==> inputs of job 1810 <==
==> flow/design.v <==
module Cinema(input [17:0]SW, input clk, input rst, output reg [17:0]LEDR , input [3:0]KEY, output [7:0]HEX0,
			  output [7:0]HEX4, output [7:0]HEX5, output [7:0]HEX6, output [7:0]HEX7, output [7:0]HEX1, output [7:0]HEX2, output [7:0]HEX3);
integer filmeEscolhido;  
integer filme;  
integer horarioEscolhido;  
integer horario;  
integer assentoEscolhido;  
reg [17:0] assento11;  
reg [17:0] assento12;  
reg [17:0] assento21;  
reg [17:0] assento22;  
integer valorInserido;  
integer valor;  
integer pago;  
integer quantidadeDeIngresso;  
integer trocoFeito;  
integer troco;  
wire [7:0]F = 4'hF;  
wire [7:0]H = 4'hC;  
reg [7:0]dFilme;  
reg [7:0]dHorario;  
reg [7:0]display1;  
reg [7:0]display2;  
reg [7:0]display3;  
reg [7:0]display4;  
integer bouncing;  
integer bouncing2;  
integer i;  
integer pagoAgora;  
always@(posedge clk) begin
  if (rst) begin  
    filmeEscolhido <= 0; filme <= 0; horarioEscolhido <= 0; horario <= 0; assentoEscolhido <= 0;
    assento11 <= 0; assento12 <= 0; assento21 <= 0; assento22 <= 0;
    valorInserido <= 0; valor <= 0; pago <= 0; quantidadeDeIngresso <= 0; trocoFeito <= 0; troco <= 0;
    dFilme <= 0; dHorario <= 0; display1 <= 0; display2 <= 0; display3 <= 0; display4 <= 0;
    bouncing <= 0; LEDR <= 0;
  end else begin
    if(!filmeEscolhido && bouncing == 0) begin  
		troco = 0;
        if(KEY == 4'b1110) begin  
            filme = 1;  
            filmeEscolhido = 1;  
            dFilme = 4'h1;  
            bouncing = 1;  
        end
        if(KEY == 4'b1101) begin  
            filme = 2;  
            filmeEscolhido = 1;  
            dFilme = 4'h2;  
        end
    end
    if(!horarioEscolhido && filmeEscolhido == 1) begin  
        if(KEY == 4'b1011) begin  
            horario = 1;  
            horarioEscolhido = 1;  
            dHorario = 4'h1;  
            display1 = 4'h1;  
            display2 = 4'h4;  
            display3 = 4'h0;  
            display4 = 4'h0;  
        end
        if(KEY == 4'b0111) begin  
            horario = 2;  
            horarioEscolhido = 1;  
            dHorario = 4'h2;  
            display1 = 4'h1;  
            display2 = 4'h6;  
            display3 = 4'h0;  
            display4 = 4'h0;  
        end
    end
    quantidadeDeIngresso=0;  
    if(!assentoEscolhido && horarioEscolhido == 1) begin  
        LEDR = 18'b111111111111111111;  
        for (i = 0; i<18; i = i + 1) begin
            if(SW[i] == 1) quantidadeDeIngresso = quantidadeDeIngresso + 1;  
        end
        valor = quantidadeDeIngresso * 15;  
        if(KEY == 4'b0011) begin  
            assentoEscolhido <= 1;  
            if(filme == 1 && horario == 1) assento11 <= assento11 + SW;  
            if(filme == 1 && horario == 2) assento12 <= assento12 + SW;  
            if(filme == 2 && horario == 1) assento21 <= assento21 + SW;  
            if(filme == 2 && horario == 2) assento22 <= assento22 + SW;  
        end
    end
    if(filme == 1 && horario == 1)begin  
		LEDR = ~assento11;
		bouncing = 0;
	end
    if(filme == 1 && horario == 2)begin  
		LEDR = ~assento12;
		bouncing = 0;
    end
    if(filme == 2 && horario == 1)begin  
		LEDR = ~assento21;
	end
    if(filme == 2 && horario == 2)begin  
		LEDR = ~assento22;
	end
    pagoAgora = pago;
    if (!pago && assentoEscolhido == 1) begin  
        if(KEY == 4'b1110) begin  
            valorInserido = valorInserido + 5;
        end
        if(KEY == 4'b1101) begin  
            valorInserido = valorInserido + 10;
        end
        if(KEY == 4'b1011) begin  
            valorInserido = valorInserido + 20;
        end
        if(KEY == 4'b0111) begin  
            valorInserido = valorInserido + 50;
        end
        if(valor == valorInserido) begin  
			pagoAgora = 1;  
		end
		if (valor < valorInserido && !trocoFeito) begin  
			troco <= valorInserido - valor;  
			pago <= 1;  
			trocoFeito <= 1;  
		end
    end
    if(pagoAgora == 1) begin  
		filmeEscolhido <= 0;
		horarioEscolhido <= 0;
		horario <= 0;
		assentoEscolhido <= 0;
		valorInserido <= 0;
		valor <= 0;
		pago <= 0;
		quantidadeDeIngresso <= 0;
		trocoFeito <= 0;
		pago <= 0;
	end
end
end
reg [7:0] SevenSeg;  
	always @(*)  
	case(F)  
		4'h0: SevenSeg = 8'b11111100;
		4'h1: SevenSeg = 8'b01100000;
		4'h2: SevenSeg = 8'b11011010;
		4'h3: SevenSeg = 8'b11110010;
		4'h4: SevenSeg = 8'b01100110;
		4'h5: SevenSeg = 8'b10110110;
		4'h6: SevenSeg = 8'b10111110;
		4'h7: SevenSeg = 8'b11100000;
		4'h8: SevenSeg = 8'b11111110;
		4'h9: SevenSeg = 8'b11110110;
		4'hF: SevenSeg = 8'b10001110;
		default: SevenSeg = 8'b00000000;
	endcase
	assign {HEX7[0], HEX7[1], HEX7[2], HEX7[3], HEX7[4], HEX7[5], HEX7[6], HEX7[7]} = ~SevenSeg;
	reg [7:0] SevenSeg1;
	always @(*)  
	case(H)
		4'h0: SevenSeg1 = 8'b11111100;
		4'h1: SevenSeg1 = 8'b01100000;
		4'h2: SevenSeg1 = 8'b11011010;
		4'h3: SevenSeg1 = 8'b11110010;
		4'h4: SevenSeg1 = 8'b01100110;
		4'h5: SevenSeg1 = 8'b10110110;
		4'h6: SevenSeg1 = 8'b10111110;
		4'h7: SevenSeg1 = 8'b11100000;
		4'h8: SevenSeg1 = 8'b11111110;
		4'h9: SevenSeg1 = 8'b11110110;
		4'hC: SevenSeg1 = 8'b01101110;
		default: SevenSeg1 = 8'b00000000;
	endcase
	assign {HEX5[0], HEX5[1], HEX5[2], HEX5[3], HEX5[4], HEX5[5], HEX5[6], HEX5[7]} = ~SevenSeg1;
	reg [7:0] SevenSeg2;
	always @(*)  
	case(dFilme)
		4'h0: SevenSeg2 = 8'b11111100;
		4'h1: SevenSeg2 = 8'b01100000;
		4'h2: SevenSeg2 = 8'b11011010;
		4'h3: SevenSeg2 = 8'b11110010;
		4'h4: SevenSeg2 = 8'b01100110;
		4'h5: SevenSeg2 = 8'b10110110;
		4'h6: SevenSeg2 = 8'b10111110;
		4'h7: SevenSeg2 = 8'b11100000;
		4'h8: SevenSeg2 = 8'b11111110;
		4'h9: SevenSeg2 = 8'b11110110;
		4'hC: SevenSeg2 = 8'b01101110;
		default: SevenSeg2 = 8'b00000000;
	endcase
	assign {HEX6[0], HEX6[1], HEX6[2], HEX6[3], HEX6[4], HEX6[5], HEX6[6], HEX6[7]} = ~SevenSeg2;
	reg [7:0] SevenSeg3;
	always @(*)  
	case(dHorario)
		4'h0: SevenSeg3 = 8'b11111100;
		4'h1: SevenSeg3 = 8'b01100000;
		4'h2: SevenSeg3 = 8'b11011010;
		4'h3: SevenSeg3 = 8'b11110010;
		4'h4: SevenSeg3 = 8'b01100110;
		4'h5: SevenSeg3 = 8'b10110110;
		4'h6: SevenSeg3 = 8'b10111110;
		4'h7: SevenSeg3 = 8'b11100000;
		4'h8: SevenSeg3 = 8'b11111110;
		4'h9: SevenSeg3 = 8'b11110110;
		4'hC: SevenSeg3 = 8'b01101110;
		default: SevenSeg3 = 8'b00000000;
	endcase
	assign {HEX4[0], HEX4[1], HEX4[2], HEX4[3], HEX4[4], HEX4[5], HEX4[6], HEX4[7]} = ~SevenSeg3;
	reg [7:0] SevenSeg4;
	always @(*)  
	case(display1)
		4'h0: SevenSeg4 = 8'b11111100;
		4'h1: SevenSeg4 = 8'b01100000;
		4'h2: SevenSeg4 = 8'b11011010;
		4'h3: SevenSeg4 = 8'b11110010;
		4'h4: SevenSeg4 = 8'b01100110;
		4'h5: SevenSeg4 = 8'b10110110;
		4'h6: SevenSeg4 = 8'b10111110;
		4'h7: SevenSeg4 = 8'b11100000;
		4'h8: SevenSeg4 = 8'b11111110;
		4'h9: SevenSeg4 = 8'b11110110;
		4'hC: SevenSeg4 = 8'b01101110;
		default: SevenSeg4 = 8'b00000000;
	endcase
	assign {HEX3[0], HEX3[1], HEX3[2], HEX3[3], HEX3[4], HEX3[5], HEX3[6], HEX3[7]} = ~SevenSeg4;
	reg [7:0] SevenSeg5;
	always @(*)  
	case(display2)
		4'h0: SevenSeg5 = 8'b11111100;
		4'h1: SevenSeg5 = 8'b01100000;
		4'h2: SevenSeg5 = 8'b11011010;
		4'h3: SevenSeg5 = 8'b11110010;
		4'h4: SevenSeg5 = 8'b01100110;
		4'h5: SevenSeg5 = 8'b10110110;
		4'h6: SevenSeg5 = 8'b10111110;
		4'h7: SevenSeg5 = 8'b11100000;
		4'h8: SevenSeg5 = 8'b11111110;
		4'h9: SevenSeg5 = 8'b11110110;
		4'hC: SevenSeg5 = 8'b01101110;
		default: SevenSeg5 = 8'b00000000;
	endcase
	assign {HEX2[0], HEX2[1], HEX2[2], HEX2[3], HEX2[4], HEX2[5], HEX2[6], HEX2[7]} = ~SevenSeg5;
	reg [7:0] SevenSeg6;
	always @(*)  
	case(display3)
		4'h0: SevenSeg6 = 8'b11111100;
		4'h1: SevenSeg6 = 8'b01100000;
		4'h2: SevenSeg6 = 8'b11011010;
		4'h3: SevenSeg6 = 8'b11110010;
		4'h4: SevenSeg6 = 8'b01100110;
		4'h5: SevenSeg6 = 8'b10110110;
		4'h6: SevenSeg6 = 8'b10111110;
		4'h7: SevenSeg6 = 8'b11100000;
		4'h8: SevenSeg6 = 8'b11111110;
		4'h9: SevenSeg6 = 8'b11110110;
		4'hC: SevenSeg6 = 8'b01101110;
		default: SevenSeg6 = 8'b00000000;
	endcase
	assign {HEX1[0], HEX1[1], HEX1[2], HEX1[3], HEX1[4], HEX1[5], HEX1[6], HEX1[7]} = ~SevenSeg6;
	reg [7:0] SevenSeg7;
	always @(*)  
	case(display4)
		4'h0: SevenSeg7 = 8'b11111100;
		4'h1: SevenSeg7 = 8'b01100000;
		4'h2: SevenSeg7 = 8'b11011010;
		4'h3: SevenSeg7 = 8'b11110010;
		4'h4: SevenSeg7 = 8'b01100110;
		4'h5: SevenSeg7 = 8'b10110110;
		4'h6: SevenSeg7 = 8'b10111110;
		4'h7: SevenSeg7 = 8'b11100000;
		4'h8: SevenSeg7 = 8'b11111110;
		4'h9: SevenSeg7 = 8'b11110110;
		4'hC: SevenSeg7 = 8'b01101110;
		default: SevenSeg7 = 8'b00000000;
	endcase
	assign {HEX0[0], HEX0[1], HEX0[2], HEX0[3], HEX0[4], HEX0[5], HEX0[6], HEX0[7]} = ~SevenSeg7;
endmodule
==> flow/run.sh <==
#!/bin/bash
# the make line also repeats each setting of config.mk as NAME=value (left out here)
make -C /OpenROAD-flow-scripts/flow DESIGN_CONFIG=/design/flow/config.mk WORK_HOME=/design/flow/orfs CLKGATE_MAP_FILE= finish
==> flow/config.mk <==
export PLATFORM = sky130hd
export DESIGN_NAME = Cinema
export DESIGN_NICKNAME = Cinema
export VERILOG_FILES = /design/flow/design.v
export SDC_FILE = /design/flow/constraint.sdc
export NUM_CORES = 4
export LEC_CHECK = 0
export ABC_AREA = 1
export CAP_MARGIN = 20
export CELL_PAD_IN_SITES_DETAIL_PLACEMENT = 1
export CORE_MARGIN = 2
export CORE_UTILIZATION = 64
export CTS_CLUSTER_SIZE = 88
export PLACE_DENSITY_LB_ADDON = 0.22
export SLEW_MARGIN = 20
==> flow/constraint.sdc <==
create_clock -name core_clock -period 17.5 [get_ports {clk}]
set_input_delay 3.5000 -clock core_clock [delete_from_list [all_inputs] [get_ports {clk}]]
set_output_delay 3.5000 -clock core_clock [all_outputs]
set_load 0.01 [all_outputs]
==> job 9855 (differences from job 1810) <==
CELL_PAD_IN_SITES_DETAIL_PLACEMENT = unset   (was 1)
CORE_UTILIZATION = 44   (was 64)
CTS_CLUSTER_DIAMETER = 326   (was unset)
CTS_CLUSTER_SIZE = 100   (was 88)
HOLD_SLACK_MARGIN = 0.27   (was unset)
PLACE_DENSITY_LB_ADDON = 0.29   (was 0.22)
TNS_END_PERCENT = 10   (was unset)
==> flow/constraint.sdc (replaced) <==
create_clock -name core_clock -period 20.0 [get_ports {clk}]
set_input_delay 4.0000 -clock core_clock [delete_from_list [all_inputs] [get_ports {clk}]]
set_output_delay 4.0000 -clock core_clock [all_outputs]
set_load 0.01 [all_outputs]
==> job 7348 (differences from job 1810) <==
CAP_MARGIN = 10   (was 20)
CELL_PAD_IN_SITES_DETAIL_PLACEMENT = unset   (was 1)
CORE_UTILIZATION = 72   (was 64)
CTS_CLUSTER_DIAMETER = 383   (was unset)
CTS_CLUSTER_SIZE = 72   (was 88)
PLACE_DENSITY_LB_ADDON = unset   (was 0.22)
==> flow/constraint.sdc (replaced) <==
create_clock -name core_clock -period 11.6 [get_ports {clk}]
set_input_delay 2.3200 -clock core_clock [delete_from_list [all_inputs] [get_ports {clk}]]
set_output_delay 2.3200 -clock core_clock [all_outputs]
set_load 0.01 [all_outputs]
==> out/metrics.cfg <==
[floorplanning]
die_h_um=202
coreArea_sq_mm=0.0386
fp_util=0.447
fp.dieW_um=202
rows=72
chipArea_sq_mm=0.0408

[run_status]
outcome=no timing/DRC/antenna violations

Source of the figures above: job 9855

==> out/metrics.cfg <==
[floorplanning]
rows=56
coreArea_sq_mm=0.0235
io_pins=106
chipArea_sq_mm=0.0252
fp_util=0.733

[run_status]
error=[ERROR GRT-0232] Routing congestion too high. Check the congestion heatmap in the GUI.
failing_step=5_1_grt
outcome=stopped before the end

[yosys]
top_cell=nand2_1
top_area_frac=0.217

Source of the figures above: job 7348

==> out/metrics.cfg <==
[run_status]
outcome=stopped before the end
failing_step=3_5_place_dp
error=[ERROR DPL-0033] detailed placement checks failed during check placement.

[yosys]
synth_area_per_cell_sq_um=6.77
synthArstFlopShare=0

[floorplanning]
chipArea_sq_mm=0.0283
fp.dieW_um=168
rows=60
die_h_um=168
coreArea_sq_mm=0.0267
fp_util=0.646

Source of the figures above: job 1810


* * *

==> build 2: inputs <==
// Cinema: RTL as listed in full above, without the edits since
clock: 19.9 ns
lec_check: 0
abc_area: 0
cap_margin: 0
cell_pad_in_sites_global_placement: 3
core_margin: 7
core_utilization: 26
max_routing_layer: met5
place_density_lb_addon: 0.24
slew_margin: 20
tns_end_percent: 80
run.sh (not shown) runs the stock make flow with config.mk's settings and CLKGATE_MAP_FILE=.
==> inputs of build 33, as changes to build 2 <==
Settings changed: CELL_PAD_IN_SITES_GLOBAL_PLACEMENT 3 to 0, CORE_MARGIN 7 to 2, CORE_UTILIZATION 26 to 70, CTS_CLUSTER_SIZE from default to 33.
==> flow/constraint.sdc (replaced) <==
create_clock -name core_clock -period 10.1 [get_ports {clk}]
set_input_delay 2.0200 -clock core_clock [delete_from_list [all_inputs] [get_ports {clk}]]
set_output_delay 2.0200 -clock core_clock [all_outputs]
set_load 0.01 [all_outputs]
==> flow_summary.toml <==
# synthesis and place-and-route metrics
[finish]
comb_area_share_pct = 62.6
fillers = 1189
nNonClkBuffers = 305
area_growth_pct = 24.2

[final_timing]
rsz0062_at_grt = "true"
finalSetupViolations = 74
setup_slack_ns = -6.10
layout_min_cycle_time_ns = 16.20

[placed_design]
place_ws_ns = -5.93

[drt]
viasPerCell = 6.83

[status]
violations = "setup timing"
outcome = "failed layout checks"
Source of the figures above: build 33

==> flow_summary.toml <==
# synthesis and place-and-route metrics
[final_timing]
layout_min_cycle_time_ns = 18.74
finalSetupViolations = 0
setup_slack_ns = 1.16

[setup_path]
crit_path_max_incr_delay_ns = 0.55

[finish]
fillers = 7323
area_growth_pct = 13.0
nNonClkBuffers = 108

[drt]
viasPerCell = 4.83
dr_wl_met2_um = 28200

[placed_design]
place_ws_ns = 0.171

[synth]
fa_ha_area_share_pct = 15.7

[floorplanning]
io_pins = 106

[status]
outcome = "complete, no violations"
Source of the figures above: build 2


* * *

==> run a <==
// Cinema: RTL as listed in full above, without the edits since
Settings: LEC_CHECK=0, CAP_MARGIN=0, CELL_PAD_IN_SITES_DETAIL_PLACEMENT=2, CELL_PAD_IN_SITES_GLOBAL_PLACEMENT=1, CORE_ASPECT_RATIO=0.78, CORE_MARGIN=2, CORE_UTILIZATION=40, CTS_CLUSTER_DIAMETER=316, CTS_CLUSTER_SIZE=60, GPL_TIMING_DRIVEN=0, HOLD_SLACK_MARGIN=0.06, MIN_ROUTING_LAYER=met2, SLEW_MARGIN=20; clock period 15.8 ns.
==> run b (differences from run a) <==
Settings changed: ABC_AREA from default to 1, CAP_MARGIN 0 to 20, CELL_PAD_IN_SITES_DETAIL_PLACEMENT 2 to default, CELL_PAD_IN_SITES_GLOBAL_PLACEMENT 1 to default, CORE_ASPECT_RATIO 0.78 to default, CORE_UTILIZATION 40 to 72, CTS_CLUSTER_DIAMETER 316 to 170, CTS_CLUSTER_SIZE 60 to 98, GPL_TIMING_DRIVEN 0 to default, HOLD_SLACK_MARGIN 0.06 to default, MIN_ROUTING_LAYER met2 to default.
==> flow/constraint.sdc (replaced) <==
create_clock -name core_clock -period 13.0 [get_ports {clk}]
set_input_delay 2.6000 -clock core_clock [delete_from_list [all_inputs] [get_ports {clk}]]
set_output_delay 2.6000 -clock core_clock [all_outputs]
set_load 0.01 [all_outputs]
==> run c (differences from run a) <==
Settings changed: ABC_AREA from default to 1, CAP_MARGIN 0 to 20, CELL_PAD_IN_SITES_DETAIL_PLACEMENT 2 to default, CELL_PAD_IN_SITES_GLOBAL_PLACEMENT 1 to default, CORE_ASPECT_RATIO 0.78 to default, CORE_UTILIZATION 40 to 62, CTS_CLUSTER_DIAMETER 316 to default, CTS_CLUSTER_SIZE 60 to 98, GPL_TIMING_DRIVEN 0 to default, HOLD_SLACK_MARGIN 0.06 to default, MIN_ROUTING_LAYER met2 to default.
==> flow/constraint.sdc (replaced) <==
create_clock -name core_clock -period 10.8 [get_ports {clk}]
set_input_delay 2.1600 -clock core_clock [delete_from_list [all_inputs] [get_ports {clk}]]
set_output_delay 2.1600 -clock core_clock [all_outputs]
set_load 0.01 [all_outputs]
==> summary of the runs <==
Run a completed and failed the layout checks on capacitance limit, slew limit, setup timing. Run c completed and failed the layout checks on setup timing. Run b stopped in global routing with GRT-0232.
Of run c and run a, run a has the higher worst hold slack (gap 0.042 ns).
Of run c and run a, run a has the higher via count (gap 37%, measured against run a).
Of run a and run c, run a has the higher register-to-register slack (gap 2.1 ns).
Against run c, the count of clock-buffer cells in the layout of run a is lower by 2.
==> figures <==
quantity	run a	run b	run c
Yosys stat area	17700 µm²	17300 µm²	17300 µm²
Reg2reg start	valorInserido[0]$_SDFFE_PP0P_	-	valorInserido[0]$_SDFFE_PP0P_
Run status	failed layout checks	did not finish	failed layout checks
Last stage reached	-	global routing	-
Reasons for failing layout checks	capacitance limit, slew limit, setup timing	-	setup timing
Die area	46100 µm²	25200 µm²	29200 µm²
Required time of the critical path	16.21 ns	-	11.10 ns
Number of cells on the worst hold path	2	-	2
Clock skew	0.0275 ns	-	0.0117 ns
Fraction of area in multi-input gates	64.0%	-	59.8%
Worst setup slack before clock tree synthesis	-4.16 ns	-2.19 ns	-3.51 ns
Number of cells upsized or downsized after cts	163	53	47
Startpoint class of the critical path	primary input	-	primary input
Setup Buffers After CTS	66	23	23
Post-placement cell count	3038	3023	3118
